== run 1 ==
==> flow/design.v (excerpt) <==
module complex_mean_square (
    input wire i_clk,
    input wire i_arst,
    input wire i_en,
    input wire [2:0] i_log2_samples,
    input wire        i_valid,
    input wire [31:0] i_y,
    input wire [31:0] i_y_hat,
    output reg        o_valid,
    output reg [63:0] o_data
);
export LEC_CHECK = 0
export ABC_AREA = 1
export CAP_MARGIN = 20
export CORE_MARGIN = 2
export CORE_UTILIZATION = 64
export CTS_CLUSTER_DIAMETER = 391
export CTS_CLUSTER_SIZE = 98
export SETUP_SLACK_MARGIN = 1.43
export SLEW_MARGIN = 20
export TNS_END_PERCENT = 10
create_clock -name core_clock -period 5.26 [get_ports {i_clk}]
run.sh (not shown) runs the stock make flow with config.mk's settings and CLKGATE_MAP_FILE=.
What the final checks of run 1 revealed, after a flow that finished every stage, was a layout that fails on negative setup slack.
The inputs of run 2 differ from those of run 1 as listed below.
Settings: CORE_UTILIZATION changed from 64 to 72; TNS_END_PERCENT removed (was 10); ABC_AREA removed (was 1); CTS_CLUSTER_SIZE changed from 98 to 99; SETUP_SLACK_MARGIN removed (was 1.43); CTS_CLUSTER_DIAMETER removed (was 391); the clock period (ns, I/O delays scaled along) changed from 5.26 to 7.39.
==> results <==
- FAIL for each of run 1 and run 2
- Run 2 did not finish: a tool error stopped it during 5_1_grt.
- Looking at area of the synthesized netlist per yosys stat, run 2 sits 0.0012 mm2 lower than run 1 does.
- Per the comparison of run 2 with run 1, die area fell by about 14%; die span in y now sits lower; synthesized area now smaller.
- Cell count after placement came out lower on run 2 than on run 1.
- Area of placed instances in run 2 is about 4% lower than in run 1
- Compare run 1 and run 2 | cell count in the Yosys report lower: run 2
- Side by side, worst slack at placement turned out higher in run 2 than in run 1.
- Run 2 — post-CTS setup buffer count about 25% lower, run 1 as reference
What run 3 does differently from run 2 at the input level:
Settings: CORE_UTILIZATION: 72 -> 10; CTS_CLUSTER_SIZE: 99 -> unset; the clock period (ns, I/O delays scaled along): 7.39 -> 14.3.
[summary]
Run 3 finished every stage and its layout cleared the timing, DRC and antenna checks. Area of the core (run 3 vs. run 2) increases by more than 100%. Run 3 vs run 2 — total half-perimeter wirelength after legalization and detailed placement climbed by more than 10%. In run 3, worst slack after detailed placement is higher than in run 2. Sort run 3 and run 2 by total die size, descending, and run 3 comes first. | number of core rows | run 3 vs run 2 | 140 higher |. Die width: run 3 > run 2.
Input changes introduced in run 4 (baseline for comparison: run 3):
Settings: changing CORE_UTILIZATION from 10 to 40; changing the clock period (ns, I/O delays scaled along) from 14.3 to 13.1.
==> results <==
Diff run 3 -> run 4: total number of placement rows went down by about 50%, post-route core utilization now larger.
Run 4: average wire length per cell after detail routing 41% above run 3
Full die area was lower in the run labelled run 4.

========
yarrow:
Starting RTL as in the previous note.
==> flow/config.mk <==
export PLATFORM = sky130hd
export DESIGN_NAME = complex_mean_square
export DESIGN_NICKNAME = complex_mean_square
export VERILOG_FILES = /design/flow/design.v
export SDC_FILE = /design/flow/constraint.sdc
export NUM_CORES = 4
export LEC_CHECK = 0
export CAP_MARGIN = 20
export CELL_PAD_IN_SITES_DETAIL_PLACEMENT = 0
export CORE_MARGIN = 2
export CORE_UTILIZATION = 72
export CTS_CLUSTER_SIZE = 78
export GPL_TIMING_DRIVEN = 1
export HOLD_SLACK_MARGIN = -0.1
export MAX_ROUTING_LAYER = met4
export PLACE_DENSITY = 0.35
export SETUP_SLACK_MARGIN = -0.58
export SLEW_MARGIN = 40
export TNS_END_PERCENT = 40
==> flow/constraint.sdc <==
create_clock -name core_clock -period 9.67 [get_ports {i_clk}]
set_input_delay 1.9340 -clock core_clock [delete_from_list [all_inputs] [get_ports {i_clk}]]
set_output_delay 1.9340 -clock core_clock [all_outputs]
set_load 0.01 [all_outputs]
Every stage of yarrow finished as expected; the final checks, on the other hand, flagged setup timing, which means the layout fails.
--- input diff yarrow..xenon ---
==> flow/config.mk <==
export PLATFORM = sky130hd
export DESIGN_NAME = complex_mean_square
export DESIGN_NICKNAME = complex_mean_square
export VERILOG_FILES = /design/flow/design.v
export SDC_FILE = /design/flow/constraint.sdc
export NUM_CORES = 4
export LEC_CHECK = 0
export CAP_MARGIN = 20
export CORE_MARGIN = 2
export CORE_UTILIZATION = 72
export HOLD_SLACK_MARGIN = -0.08
export MAX_ROUTING_LAYER = met4
export SLEW_MARGIN = 20
==> flow/constraint.sdc <==
create_clock -name core_clock -period 9.57 [get_ports {i_clk}]
set_input_delay 1.9140 -clock core_clock [delete_from_list [all_inputs] [get_ports {i_clk}]]
set_output_delay 1.9140 -clock core_clock [all_outputs]
set_load 0.01 [all_outputs]
[summary]
Status: xenon FAILED at global routing (5_1_grt) (tool error). Setup slack after placement deteriorates in xenon relative to yarrow. Comparing xenon against yarrow, there is no change at all in area figure in the yosys stat output. The run showing the smaller placer's final routability congestion estimate is xenon. Re post-place instance area: xenon and yarrow aren't equal, and the lower value belongs to yarrow. Re number of port buffers: no difference whatsoever between yarrow and xenon. Post-synthesis share of cell area spent on and-or and or-and gates: yarrow vs xenon identical. Post-CTS resize count, xenon and yarrow, higher one = xenon. Reported for xenon and yarrow, synthesized area turned out identical to the last digit.

========
Starting RTL as in the previous note.
// complex_mean_square
module complex_mean_square (
    input wire i_clk,
    input wire i_arst,
    input wire i_en,
    input wire [2:0] i_log2_samples,
    input wire        i_valid,
    input wire [31:0] i_y,
    input wire [31:0] i_y_hat,
    output reg        o_valid,
    output reg [63:0] o_data
);
    wire [31:0] y_diff_w;
    wire [63:0] sq_diff_complex_w;
    wire        sq_diff_valid_w;
    wire [63:0] sum_res_w;
    wire [8:0]  num_samples_w = 1 << i_log2_samples;
    reg [8:0]  sample_rx_cnt_r;
    reg [8:0]  sample_proc_cnt_r;
    reg [1:0]  state_r, next_state_r;
    localparam S_IDLE      = 2'b00;
    localparam S_INIT      = 2'b01;
    localparam S_COMPUTING = 2'b10;
    localparam S_FINALIZE  = 2'b11;
    complex_adder_subtractor #(.WIDTH(32)) y_difference_module (
        .a(i_y),
        .b(i_y_hat),
        .addNotSub(1'b0),
        .result(y_diff_w)
    );
  ...
clock: 11.6 ns
lec_check: 0
cap_margin: 20
cell_pad_in_sites_detail_placement: 0
core_margin: 2
core_utilization: 72
gpl_timing_driven: 1
max_routing_layer: met4
place_density_lb_addon: 0.02
setup_slack_margin: 1.57
slew_margin: 40
tns_end_percent: 20
The first run completed with no timing, DRC or antenna violations.
Rerun with:
CELL_PAD_IN_SITES_DETAIL_PLACEMENT = unset   (was 0)
GPL_TIMING_DRIVEN = unset   (was 1)
PLACE_DENSITY_LB_ADDON = unset   (was 0.02)
SETUP_SLACK_MARGIN = unset   (was 1.57)
SLEW_MARGIN = 20   (was 40)
TNS_END_PERCENT = unset   (was 20)
clock period = 10.3 ns   (was 11.6 ns; I/O delays follow)
After rerunning: With this change the flow reached the layout checks and failed them: setup timing. Final area grows by 3.7%. Register-to-register slack loses 1.4 ns. Utilization went up by 3.2 points.
Rerun with:
CORE_UTILIZATION = 24   (was 72)
MAX_ROUTING_LAYER = unset   (was met4)
clock period = 13.1 ns   (was 10.3 ns; I/O delays follow)
The new run went through all stages and came out clean. Non-clock buffer count decreases by 527. Cell area decreases by 9.0%. First-iteration DRC count decreases by 49%. Hold slack degrades by 0.0087 ns. Flip-flop count stays the same.
Rerun with:
CORE_UTILIZATION = 40   (was 24)
clock period = 13.5 ns   (was 13.1 ns; I/O delays follow)
Effect: Utilization went up by 17 points; wire length decreases by 5.2%; design area shrinks by 3.0%; worst hold slack barely changes; register-to-register slack gains 0.13 ns; clock-buffer cell count increases by 1; first-iteration DRC count went down by 11%; setup slack gains 0.069 ns; cell count went down by 14%; sequential share of layout area rises by 0.16 points.
Rerun with:
CELL_PAD_IN_SITES_DETAIL_PLACEMENT = 1   (was unset)
CELL_PAD_IN_SITES_GLOBAL_PLACEMENT = 1   (was unset)
CORE_ASPECT_RATIO = 1.49   (was unset)
CTS_CLUSTER_DIAMETER = 77   (was unset)
GPL_TIMING_DRIVEN = 0   (was unset)
MAX_ROUTING_LAYER = met4   (was unset)
TNS_END_PERCENT = 95   (was unset)
Result: Global-route usage rose by 8.4 points. Count of clock-buffer cells in the layout rose by 1. Worst hold slack degrades by 0.021 ns. Via count rose by 4.1%. Synthesized area does not change.

========
== JK ==
complex_mean_square again, from the RTL that the note above started with.
Settings: LEC_CHECK=0, CAP_MARGIN=20, CELL_PAD_IN_SITES_DETAIL_PLACEMENT=0, CORE_ASPECT_RATIO=0.5, CORE_MARGIN=9, CORE_UTILIZATION=57, CTS_CLUSTER_DIAMETER=94, GPL_TIMING_DRIVEN=0, PLACE_DENSITY_LB_ADDON=0.02, SETUP_SLACK_MARGIN=2.25, SLEW_MARGIN=40, TNS_END_PERCENT=20; clock period 7.64 ns.
JK -> stages 100% | layout checks FAIL | negative setup slack
### JK -> MS
Settings: a deleted TNS_END_PERCENT that had been 20; a change of SLEW_MARGIN from 40 to 20; a change of CORE_MARGIN from 9 to 2; a deleted PLACE_DENSITY_LB_ADDON that had been 0.02; a deleted CELL_PAD_IN_SITES_DETAIL_PLACEMENT that had been 0; a deleted SETUP_SLACK_MARGIN that had been 2.25; a deleted CORE_ASPECT_RATIO that had been 0.5; a deleted CTS_CLUSTER_DIAMETER that had been 94; a deleted GPL_TIMING_DRIVEN that had been 0; a change of the clock period (ns, I/O delays scaled along) from 7.64 to 5.26.
- Status: number of combinational gates with multiple inputs parity (MS, JK)
- MS: combined area of the multi-input logic cells is 1.5% higher than what JK reported.
- Between MS and JK, the initial cell density of the core is higher for JK.
- Chip area sits lower in MS than in JK.
- Each of MS and JK falls short of a clean finish.
- The final report for MS shows a completed flow and a layout that fails verification, specifically negative setup slack.
- Comparing the two runs side by side, MS comes out ahead of JK on first-pass GRT wire length.
- Between MS and JK, it is MS whose final worst-path cycle share is higher, by 48 points.
Modified inputs, AL compared to MS
Settings: a change of CORE_UTILIZATION from 57 to 67; an added CTS_CLUSTER_DIAMETER of 192; an added ABC_AREA of 1; a change of the clock period (ns, I/O delays scaled along) from 5.26 to 6.22.
[summary]
On cell count after placement, the higher figure sits with AL, not MS. Compared with MS, Yosys chip area in AL increased by a few percent. Taking AL as 1.0, MS lands at 0.860 on total half-perimeter wirelength after legalization and detailed placement. Comparing AL and MS, the higher worst setup slack before clock tree synthesis was measured on AL. Flow for AL halted at 5_1_grt, error code GRT-0232. [compare] base=MS new=AL: die area decreased by about 12% relative to the old numbers; number of nets at floorplan went up; post-synth design cell area went up about 3.3%; synthesized area divided by synthesized cell count saw a decrease.
Edits applied to the flow inputs when going from AL to TR:
Settings: CORE_UTILIZATION: 67 -> 59; SETUP_SLACK_MARGIN: unset -> 2.65; ABC_AREA: 1 -> unset; CTS_CLUSTER_DIAMETER: 192 -> unset; the clock period (ns, I/O delays scaled along): 6.22 -> 9.9.
--- outcome ---
AL did not finish; the tool stopped in 5_1_grt with error GRT-0232. TR finished all stages; however, its layout fails the closing checks, the failures being negative setup slack. Relative to AL, TR degrades total die size. Comparing TR and AL, number of nets at floorplan is lower on TR. Higher synthesized cell area goes to AL over TR. TR vs AL — cell total in the yosys stat output dropped 750. The depth of the CTS H-tree of AL and that of TR are within noise of each other. TR ended with less synthesized cell count than AL.

========
Setup of indigo:
Starting RTL as in the previous note.
clock: 7.64 ns
lec_check: 0
abc_area: 1
cap_margin: 40
cell_pad_in_sites_detail_placement: 2
core_margin: 9
core_utilization: 31
gpl_routability_driven: 0
gpl_timing_driven: 1
max_routing_layer: met4
min_routing_layer: met2
place_density_lb_addon: 0.02
setup_slack_margin: 0.7
slew_margin: 40
tns_end_percent: 20
indigo: all stages done; final checks FAILED (negative setup slack).
Modified inputs, sierra compared to indigo
# indigo
export LEC_CHECK = 0
export ABC_AREA = 1
export CAP_MARGIN = 40
export CELL_PAD_IN_SITES_DETAIL_PLACEMENT = 2
export CORE_MARGIN = 9
export CORE_UTILIZATION = 31
export GPL_ROUTABILITY_DRIVEN = 0
export GPL_TIMING_DRIVEN = 1
export MAX_ROUTING_LAYER = met4
export MIN_ROUTING_LAYER = met2
export PLACE_DENSITY_LB_ADDON = 0.02
export SETUP_SLACK_MARGIN = 0.7
export SLEW_MARGIN = 40
export TNS_END_PERCENT = 20
create_clock -name core_clock -period 7.64 [get_ports {i_clk}]
# sierra
export LEC_CHECK = 0
export CAP_MARGIN = 20
export CELL_PAD_IN_SITES_DETAIL_PLACEMENT = 0
export CORE_MARGIN = 2
export CORE_UTILIZATION = 72
export GPL_TIMING_DRIVEN = 1
export HOLD_SLACK_MARGIN = -0.1
export MAX_ROUTING_LAYER = met4
export PLACE_DENSITY_LB_ADDON = 0.02
export SETUP_SLACK_MARGIN = -0.58
export SLEW_MARGIN = 40
export TNS_END_PERCENT = 20
create_clock -name core_clock -period 9.67 [get_ports {i_clk}]
## What came out
- indigo vs sierra, global-route layer with the greatest usage: met3 vs met2
- Summary: with indigo as the reference, global-route wire length before repair in sierra moved down by more than a quarter.
- Of sierra and indigo, the run reporting the lower parity-gate share of the synthesized area counting xor and xnor cells was indigo.
- On sierra: floorplan die area is 61% lower than what indigo gave.
- sierra: floorplan utilization 42 points above indigo
- Going from indigo to sierra, pin count of the biggest net entering global routing lost 19%, antenna diode count decreased 34.
- Finished, but not clean: sierra, with negative setup slack.
- Compared with indigo, in sierra complex-gate fraction of the synthesized area now sits higher; total global-route track usage increased by 9.8 points relative to the old numbers; area of all placed cells without fillers now sits lower; synthesized cell count went down by 750.
### sierra -> lagoon
# sierra
export LEC_CHECK = 0
export CAP_MARGIN = 20
export CELL_PAD_IN_SITES_DETAIL_PLACEMENT = 0
export CORE_MARGIN = 2
export CORE_UTILIZATION = 72
export GPL_TIMING_DRIVEN = 1
export HOLD_SLACK_MARGIN = -0.1
export MAX_ROUTING_LAYER = met4
export PLACE_DENSITY_LB_ADDON = 0.02
export SETUP_SLACK_MARGIN = -0.58
export SLEW_MARGIN = 40
export TNS_END_PERCENT = 20
create_clock -name core_clock -period 9.67 [get_ports {i_clk}]
# lagoon
export LEC_CHECK = 0
export CAP_MARGIN = 20
export CELL_PAD_IN_SITES_DETAIL_PLACEMENT = 0
export CORE_MARGIN = 9
export CORE_UTILIZATION = 57
export CTS_CLUSTER_DIAMETER = 94
export GPL_TIMING_DRIVEN = 0
export PLACE_DENSITY_LB_ADDON = 0.02
export SETUP_SLACK_MARGIN = 1.57
export SLEW_MARGIN = 40
export TNS_END_PERCENT = 20
create_clock -name core_clock -period 7.64 [get_ports {i_clk}]
Notes after the runs:
lagoon -> stages 100% | layout checks FAIL | negative setup slack. Between lagoon and sierra, the difference in number of different library cells in the post-synthesis netlist is negligible.
Here is what was changed in the inputs of amber compared with lagoon.
# lagoon
export LEC_CHECK = 0
export CAP_MARGIN = 20
export CELL_PAD_IN_SITES_DETAIL_PLACEMENT = 0
export CORE_MARGIN = 9
export CORE_UTILIZATION = 57
export CTS_CLUSTER_DIAMETER = 94
export GPL_TIMING_DRIVEN = 0
export PLACE_DENSITY_LB_ADDON = 0.02
export SETUP_SLACK_MARGIN = 1.57
export SLEW_MARGIN = 40
export TNS_END_PERCENT = 20
create_clock -name core_clock -period 7.64 [get_ports {i_clk}]
# amber
export LEC_CHECK = 0
export ABC_AREA = 1
export CAP_MARGIN = 20
export CELL_PAD_IN_SITES_DETAIL_PLACEMENT = 0
export CORE_MARGIN = 2
export CORE_UTILIZATION = 72
export CTS_CLUSTER_SIZE = 89
export GPL_TIMING_DRIVEN = 1
export PLACE_DENSITY = 0.42
export SETUP_SLACK_MARGIN = 1.57
export SLEW_MARGIN = 40
export TNS_END_PERCENT = 20
create_clock -name core_clock -period 5.18 [get_ports {i_clk}]
--- outcome ---
Stage in which a tool error killed amber: global routing. The instance count of the mapped netlist in lagoon is 0.844 times that in amber. Taking amber over lagoon, the row count ratio works out to 0.913. In amber the post-DP HPWL turned out 21% higher than in lagoon. The weighted congestion reported at the end of routability-driven placement of amber exceeds that of lagoon by about 6%. TritonCTS sink count came out exactly the same in lagoon and amber. Between lagoon and amber, the flow reports area reported by Yosys stat increasing by a few percent.
